## run A
Design as2650, start of the top module:
module as2650(
	input clk,
	input rst,
	input [7:0] bus_in,
	output [7:0] bus_out,
	output le_lo,
	output le_hi,
	output OEb,
	output WEb,
	output bus_dir,
	output IOC,
	output IOD,
	input [6:0] irqs,
	output flag,
	input sense,
	output reg [7:0] ext_io_addr,
	output reg io_bus_cyc,
	output reg io_bus_we,
	output reg [7:0] io_bus_out,
	input [7:0] io_bus_in,
	output [7:0] debug_psl,
	output [7:0] debug_psu,
	output [32:0] la_data_out,
	input wb_hidden_rom_enable,
	output reg cpu_hidden_rom_enable,
	output WE_ram
);
Settings: LEC_CHECK=0, CAP_MARGIN=20, CORE_MARGIN=2, CORE_UTILIZATION=40, SLEW_MARGIN=20; clock period 16.0 ns.
run.sh (not shown) runs the stock make flow with config.mk's settings and CLKGATE_MAP_FILE=.
Edits applied to the flow inputs when going from run A to run B:
# run A
export LEC_CHECK = 0
export CAP_MARGIN = 20
export CORE_MARGIN = 2
export CORE_UTILIZATION = 40
export SLEW_MARGIN = 20
create_clock -name core_clock -period 16.0 [get_ports {clk}]
# run B
export LEC_CHECK = 0
export CAP_MARGIN = 20
export CORE_MARGIN = 2
export CORE_UTILIZATION = 45
export SETUP_SLACK_MARGIN = 1.39
export SLEW_MARGIN = 20
create_clock -name core_clock -period 8.19 [get_ports {clk}]
==> results <==
- Of run B and run A, it is run B that has the higher number of global-route vias before repair.
- The run with more setup slack is run A; run B has less.
- Run B vs run A — final cell count climbed by a few percent
Input changes introduced in run C (baseline for comparison: run B):
# run B
export LEC_CHECK = 0
export CAP_MARGIN = 20
export CORE_MARGIN = 2
export CORE_UTILIZATION = 45
export SETUP_SLACK_MARGIN = 1.39
export SLEW_MARGIN = 20
create_clock -name core_clock -period 8.19 [get_ports {clk}]
# run C
export LEC_CHECK = 0
export CAP_MARGIN = 20
export CORE_MARGIN = 2
export CORE_UTILIZATION = 68
export SETUP_SLACK_MARGIN = 3.38
export SLEW_MARGIN = 20
create_clock -name core_clock -period 12.5 [get_ports {clk}]
Core region area, run C and run B: larger value in run B. Number of buffers created by CTS (run B / run C): 1.12. Run C failed in global routing (5_1_grt) with GRT-0116. When run C is measured against run B, its total die size turns out about 33% lower.
diff inputs: run C => run D
# run C
export LEC_CHECK = 0
export CAP_MARGIN = 20
export CORE_MARGIN = 2
export CORE_UTILIZATION = 68
export SETUP_SLACK_MARGIN = 3.38
export SLEW_MARGIN = 20
create_clock -name core_clock -period 12.5 [get_ports {clk}]
# run D
export LEC_CHECK = 0
export CAP_MARGIN = 20
export CORE_MARGIN = 2
export CORE_UTILIZATION = 40
export SLEW_MARGIN = 20
create_clock -name core_clock -period 15.8 [get_ports {clk}]
Findings:
- Run D has completed all stages; timing, DRC and antenna checks passed.
- Diff run C -> run D: total instance count after detailed placement grew by 479, number of resized instances in the post-cts repair step shrank by 137, placed cell area grew by 1.5%, die outline width grew by 68 um.
- The number of clock buffers inserted by TritonCTS in run D sits 4 above the value recorded for run C.
- Measured against each other, run C and run D differ in die size, the higher figure coming from run D.


Starting RTL as in the previous note.
clock: 8.11 ns
lec_check: 0
cap_margin: 30
cell_pad_in_sites_detail_placement: 0
core_aspect_ratio: 1.12
core_margin: 5
core_utilization: 66
gpl_timing_driven: 1
max_routing_layer: met4
min_routing_layer: met1
setup_slack_margin: 0.98
slew_margin: 15
The baseline did not get past global routing (GRT-0116).
Rerun with:
Settings changed: ABC_AREA set to 1, CELL_PAD_IN_SITES_DETAIL_PLACEMENT 0 to 1, CORE_MARGIN 5 to 2, CORE_UTILIZATION 66 to 70, CTS_CLUSTER_DIAMETER set to 231, PLACE_DENSITY_LB_ADDON set to 0.12.
Clock period 8.11 ns to 12.1 ns, I/O delays scaled along.
With this change the flow failed in detailed placement with DPL-0033; synthesized cell count came out higher by a quarter to a third; die area came out lower by a little under a tenth; synthesized area came out higher by a few percent.


as2650 again, from the RTL that the note above started with.
clock: 15.0 ns
lec_check: 0
cap_margin: 30
cell_pad_in_sites_detail_placement: 1
core_aspect_ratio: 1.12
core_margin: 2
core_utilization: 70
gpl_timing_driven: 1
max_routing_layer: met4
min_routing_layer: met1
place_density_lb_addon: 0.12
setup_slack_margin: 0.98
slew_margin: 15
The starting point ended with an error in detailed placement (DPL-0033).
Rerun with:
==> flow/config.mk (replaced) <==
export PLATFORM = sky130hd
export DESIGN_NAME = as2650
export DESIGN_NICKNAME = as2650
export VERILOG_FILES = /design/flow/design.v
export SDC_FILE = /design/flow/constraint.sdc
export NUM_CORES = 4
export LEC_CHECK = 0
export ABC_AREA = 1
export CAP_MARGIN = 20
export CORE_MARGIN = 2
export CORE_UTILIZATION = 40
export CTS_CLUSTER_SIZE = 75
export GPL_ROUTABILITY_DRIVEN = 0
export MAX_ROUTING_LAYER = met4
export SETUP_SLACK_MARGIN = -0.8
export SLEW_MARGIN = 20
==> flow/constraint.sdc (replaced) <==
create_clock -name core_clock -period 16.0 [get_ports {clk}]
set_input_delay 3.2000 -clock core_clock [delete_from_list [all_inputs] [get_ports {clk}]]
set_output_delay 3.2000 -clock core_clock [all_outputs]
set_load 0.01 [all_outputs]
Effect: Now the flow ran to the end with no violations; synthesized area rose by a few percent; die size went up by well over a third; synthesized cell count came out higher by a quarter to a third.
Rerun with:
--- a/flow/config.mk
+++ b/flow/config.mk
@@ -9,0 +10 @@
+export CELL_PAD_IN_SITES_GLOBAL_PLACEMENT = 3
@@ -11,3 +12,4 @@
-export CORE_UTILIZATION = 40
-export CTS_CLUSTER_SIZE = 75
-export GPL_ROUTABILITY_DRIVEN = 0
+export CORE_UTILIZATION = 64
+export CTS_CLUSTER_SIZE = 27
+export GPL_TIMING_DRIVEN = 1
+export HOLD_SLACK_MARGIN = 0.16
@@ -15,2 +17,3 @@
-export SETUP_SLACK_MARGIN = -0.8
-export SLEW_MARGIN = 20
+export PLACE_DENSITY_LB_ADDON = 0.02
+export SETUP_SLACK_MARGIN = -0.04
+export SLEW_MARGIN = 25
The new run ended with an error in global placement without I/O with FLW-0024.
Synthesized area does not change.
Die area drops by 37%.
Synthesized cell count is unchanged.
Rerun with:
==> flow/config.mk (replaced) <==
export PLATFORM = sky130hd
export DESIGN_NAME = as2650
export DESIGN_NICKNAME = as2650
export VERILOG_FILES = /design/flow/design.v
export SDC_FILE = /design/flow/constraint.sdc
export NUM_CORES = 4
export LEC_CHECK = 0
export ABC_AREA = 1
export CAP_MARGIN = 30
export CORE_ASPECT_RATIO = 1.58
export CORE_MARGIN = 2
export CORE_UTILIZATION = 16
export CTS_CLUSTER_SIZE = 75
export GPL_ROUTABILITY_DRIVEN = 0
export GPL_TIMING_DRIVEN = 1
export HOLD_SLACK_MARGIN = 0.16
export MAX_ROUTING_LAYER = met5
export MIN_ROUTING_LAYER = met2
export PLACE_DENSITY = 0.86
export SLEW_MARGIN = 20
Outcome: With this change the flow aborted during global routing with GRT-0116. Area after synthesis is unchanged. Die size goes up to 3.9 times its value. Synthesized cell count does not change.
